==> build 45 <==
==> flow/design.v (excerpt) <==
module convolver #(
parameter n = 9'h010,
parameter k = 9'h003,
parameter s = 1,
parameter N = 16
)(
input clk,
input ce,
input global_rst,
input [N-1:0] activation,
input [(k*k)*16-1:0] weight1,
output[N-1:0] conv_op,
output valid_conv,
output end_conv
);
make LEC_CHECK=0 CAP_MARGIN=20 CORE_MARGIN=2 CORE_UTILIZATION=70 CTS_CLUSTER_SIZE=37 PLACE_DENSITY_LB_ADDON=0.0 SETUP_SLACK_MARGIN=1.57 SLEW_MARGIN=20 TNS_END_PERCENT=10 finish   # period 5.45 ns
run.sh (not shown) runs the stock make flow with config.mk's settings and CLKGATE_MAP_FILE=.
==> inputs of trial 31, as changes to build 45 <==
Settings changed: CORE_UTILIZATION 70 to 50, CTS_CLUSTER_SIZE 37 to default, PLACE_DENSITY_LB_ADDON 0.0 to default, SETUP_SLACK_MARGIN 1.57 to default, TNS_END_PERCENT 10 to default.
==> flow/constraint.sdc (replaced) <==
create_clock -name core_clock -period 7.17 [get_ports {clk}]
set_input_delay 1.4340 -clock core_clock [delete_from_list [all_inputs] [get_ports {clk}]]
set_output_delay 1.4340 -clock core_clock [all_outputs]
set_load 0.01 [all_outputs]
==> inputs of build 24, as changes to build 45 <==
Settings changed: CORE_UTILIZATION 70 to 62, CTS_CLUSTER_DIAMETER from default to 136, CTS_CLUSTER_SIZE 37 to default, PLACE_DENSITY_LB_ADDON 0.0 to 0.29, SETUP_SLACK_MARGIN 1.57 to 0.17, SLEW_MARGIN 20 to 15, TNS_END_PERCENT 10 to 85.
==> flow/constraint.sdc (replaced) <==
create_clock -name core_clock -period 4.01 [get_ports {clk}]
set_input_delay 0.8020 -clock core_clock [delete_from_list [all_inputs] [get_ports {clk}]]
set_output_delay 0.8020 -clock core_clock [all_outputs]
set_load 0.01 [all_outputs]
==> deck_impl_summary.md <==
Flow Results at a Glance

STA
  – Setup violation total in the final timing report: 26
  – Slack of the critical path: -0.485 ns

Status
  – Fail Reasons: setup timing
  – Status: complete, but fails checks

Cells and area
  – Final #Nets: between 9000 and 10000

Pwr
  – Clock network power: a little over 5 mW
The numbers above come from build 45.

==> deck_impl_summary.md <==
Flow Results at a Glance

Die
  – Chip area: about 130000 sq um

STA
  – Setup violation total in the final timing report: 0
  – Slack of the critical path: roughly 0.47 ns

Status
  – Status: complete, no violations

Cells and area
  – Final #Nets: 8726
The numbers above come from trial 31.

==> deck_impl_summary.md <==
Flow Results at a Glance

Status
  – Fail Reasons: setup timing
  – Status: complete, but fails checks

STA
  – Slack of the critical path: -1.60 ns
  – Setup violation total in the final timing report: 93

Die
  – Core ar.: just over 100000 sq um

Pwr
  – Clock network power: around 7 mW
  – Comb power: 52.2 mW

Global route
  – Global-route wire length before repair: 266 mm

CTS
  – Post-CTS Resized: between 400 and 500
The numbers above come from build 24.


==> inputs of run P <==
==> flow/design.v <==
`timescale 1ns / 1ps
module mac #(
	  parameter N = 16
    )(
    input clk,rst,ce,
    input [N-1:0] a,
    input [N-1:0] b,
    input [N-1:0] c,
    output reg [N-1:0] p
    );
always@(posedge clk)
 begin
    if(rst)
    begin
        p<=0;
    end
    else if(ce)
    begin
        p <= (a*b+c);
    end
 end
endmodule
module variable_shift_reg #(parameter width = 8, parameter size = 3) (
input clk,
input ce,
input rst,
input [width-1:0] data_in,
output [width-1:0] data_out
);
reg [width-1:0] sr [size-1:0];
generate
genvar i;
for(i = 0;i < size;i = i + 1)
begin
    always@(posedge clk)
    begin
        if(rst)
        begin
            sr[i] <= 'd0;
        end
        else
        begin
            if(ce)
            begin
                if(i == 'd0)
                begin
                    sr[i] <= data_in;
                end
                else
                begin
                    sr[i] <= sr[i-1];
                end
            end
        end
    end
end
endgenerate
assign data_out = sr[size-1];
endmodule
module convolver #(
parameter n = 9'h010,
parameter k = 9'h003,
parameter s = 1,
parameter N = 16
)(
input clk,
input ce,
input global_rst,
input [N-1:0] activation,
input [(k*k)*16-1:0] weight1,
output[N-1:0] conv_op,
output valid_conv,
output end_conv
);
reg [31:0] count,count2,count3,row_count;
reg en1,en2,en3;
wire [15:0] tmp [k*k+1:0];
wire [15:0] weight [0:k*k-1];
generate
	genvar l;
	for(l=0;l<k*k;l=l+1)
	begin
      assign weight [l][N-1:0] = weight1[N*l +: N];
	end
endgenerate
assign tmp[0] = 32'h0000000;
generate
genvar i;
  for(i = 0;i<k*k;i=i+1)
  begin: MAC
    if((i+1)%k ==0)
    begin
      if(i==k*k-1)
      begin
      mac #(.N(N)) mac(
        .clk(clk),
        .ce(ce),
        .rst(global_rst),
        .a(activation),
        .b(weight[i]),
        .c(tmp[i]),
        .p(conv_op)
        );
      end
      else
      begin
      wire [N-1:0] tmp2;
      mac #(.N(N)) mac(
        .clk(clk),
        .ce(ce),
        .rst(global_rst),
        .a(activation),
        .b(weight[i]),
        .c(tmp[i]),
        .p(tmp2)
        );
      variable_shift_reg #(.width(N),.size(n-k)) SR (
          .clk(clk),
          .ce(ce),
          .rst(global_rst),
          .data_in(tmp2),
          .data_out(tmp[i+1])
          );
      end
    end
    else
    begin
   mac #(.N(N)) mac2(
      .clk(clk),
      .ce(ce),
      .rst(global_rst),
      .a(activation),
      .b(weight[i]),
      .c(tmp[i]),
      .p(tmp[i+1])
      );
    end
  end
endgenerate
always@(posedge clk)
begin
  if(global_rst)
  begin
    count <=0;
    count2<=0;
    count3<=0;
    row_count <= 0;
    en1<=0;
    en2<=1;
    en3<=0;
  end
  else if(ce)
  begin
    if(count == (k-1)*n+k-1)
    begin
      en1 <= 1'b1;
      count <= count+1'b1;
    end
    else
    begin
      count<= count+1'b1;
    end
  if(en1 && en2)
  begin
    if(count2 == n-k)
    begin
      count2 <= 0;
      en2 <= 0 ;
      row_count <= row_count + 1'b1;
    end
    else
    begin
      count2 <= count2 + 1'b1;
    end
  end
  if(~en2)
  begin
  if(count3 == k-2)
  begin
    count3<=0;
    en2 <= 1'b1;
  end
  else
    count3 <= count3 + 1'b1;
  end
  if((((count2 + 1) % s == 0) && (row_count % s == 0))||(count3 == k-2)&&(row_count % s == 0)||(count == (k-1)*n+k-1))
  begin
    en3 <= 1;
  end
  else
    en3 <= 0;
  end
end
	assign end_conv = (count>= n*n+2) ? 1'b1 : 1'b0;
	assign valid_conv = (en1&&en2&&en3);
endmodule
==> flow/run.sh <==
#!/bin/bash
# the make line also repeats each setting of config.mk as NAME=value (left out here)
make -C /OpenROAD-flow-scripts/flow DESIGN_CONFIG=/design/flow/config.mk WORK_HOME=/design/flow/orfs CLKGATE_MAP_FILE= finish
==> flow/config.mk <==
export PLATFORM = sky130hd
export DESIGN_NAME = convolver
export DESIGN_NICKNAME = convolver
export VERILOG_FILES = /design/flow/design.v
export SDC_FILE = /design/flow/constraint.sdc
export NUM_CORES = 4
export LEC_CHECK = 0
export ABC_AREA = 0
export CAP_MARGIN = 20
export CELL_PAD_IN_SITES_DETAIL_PLACEMENT = 1
export CELL_PAD_IN_SITES_GLOBAL_PLACEMENT = 2
export CORE_ASPECT_RATIO = 1.33
export CORE_MARGIN = 6
export CORE_UTILIZATION = 28
export CTS_CLUSTER_DIAMETER = 136
export GPL_ROUTABILITY_DRIVEN = 0
export MAX_ROUTING_LAYER = met4
export PLACE_DENSITY_LB_ADDON = 0.22
export SLEW_MARGIN = 20
export TNS_END_PERCENT = 35
==> flow/constraint.sdc <==
create_clock -name core_clock -period 3.99 [get_ports {clk}]
set_input_delay 0.7980 -clock core_clock [delete_from_list [all_inputs] [get_ports {clk}]]
set_output_delay 0.7980 -clock core_clock [all_outputs]
set_load 0.01 [all_outputs]
==> inputs of run K, as changes to run P <==
Settings changed: ABC_AREA 0 to default, CELL_PAD_IN_SITES_DETAIL_PLACEMENT 1 to default, CELL_PAD_IN_SITES_GLOBAL_PLACEMENT 2 to default, CORE_ASPECT_RATIO 1.33 to default, CORE_MARGIN 6 to 2, CORE_UTILIZATION 28 to 70, CTS_CLUSTER_DIAMETER 136 to default, CTS_CLUSTER_SIZE from default to 37, GPL_ROUTABILITY_DRIVEN 0 to default, MAX_ROUTING_LAYER met4 to default, PLACE_DENSITY_LB_ADDON 0.22 to default, TNS_END_PERCENT 35 to default.
==> flow/constraint.sdc (replaced) <==
create_clock -name core_clock -period 6.36 [get_ports {clk}]
set_input_delay 1.2720 -clock core_clock [delete_from_list [all_inputs] [get_ports {clk}]]
set_output_delay 1.2720 -clock core_clock [all_outputs]
set_load 0.01 [all_outputs]
==> inputs of run F, as changes to run P <==
Settings changed: ABC_AREA 0 to default, CAP_MARGIN 20 to 40, CELL_PAD_IN_SITES_DETAIL_PLACEMENT 1 to default, CELL_PAD_IN_SITES_GLOBAL_PLACEMENT 2 to default, CORE_ASPECT_RATIO 1.33 to default, CORE_MARGIN 6 to 2, CORE_UTILIZATION 28 to 40, CTS_CLUSTER_DIAMETER 136 to default, MAX_ROUTING_LAYER met4 to default, PLACE_DENSITY from default to 0.61, PLACE_DENSITY_LB_ADDON 0.22 to default, SETUP_SLACK_MARGIN from default to 1.48, TNS_END_PERCENT 35 to 80.
==> flow/constraint.sdc (replaced) <==
create_clock -name core_clock -period 7.29 [get_ports {clk}]
set_input_delay 1.4580 -clock core_clock [delete_from_list [all_inputs] [get_ports {clk}]]
set_output_delay 1.4580 -clock core_clock [all_outputs]
set_load 0.01 [all_outputs]
==> results.rst <==
Run summary
-----------

.. list-table::
   :header-rows: 1

   * - Metric
     - Value
   * - Result of the run
     - failed layout checks
   * - Layout violations
     - setup timing
   * - Antenna cell count
     - 12
   * - Sum of routed wire length over all layers
     - 211 mm
   * - Final critical-path setup slack
     - -1.49 ns
   * - Worst-case register-to-register setup slack
     - -0.30 ns
   * - First element of the critical path
     - activation[8]
   * - Final-report setup violation count
     - 91
The numbers above come from run P.

==> results.rst <==
Run summary
-----------

.. list-table::
   :header-rows: 1

   * - Metric
     - Value
   * - Result of the run
     - timing/DRC/antenna clean
   * - Final-report setup violation count
     - 0
   * - Sum of routed wire length over all layers
     - about 150 mm
   * - Antenna cell count
     - 5
   * - Final critical-path setup slack
     - 0.140 ns
The numbers above come from run K.

==> results.rst <==
Run summary
-----------

.. list-table::
   :header-rows: 1

   * - Metric
     - Value
   * - Final critical-path setup slack
     - 1.23 ns
   * - Final-report setup violation count
     - 0
   * - Antenna cell count
     - 8
   * - First element of the critical path
     - activation[5]
   * - Maximum level of the CTS H-tree
     - 3
   * - Sum of routed wire length over all layers
     - 166 mm
   * - Worst-case register-to-register setup slack
     - 3.02 ns
   * - Result of the run
     - timing/DRC/antenna clean
The numbers above come from run F.

No activity file was given, so power comes from the tool's default toggle rates.
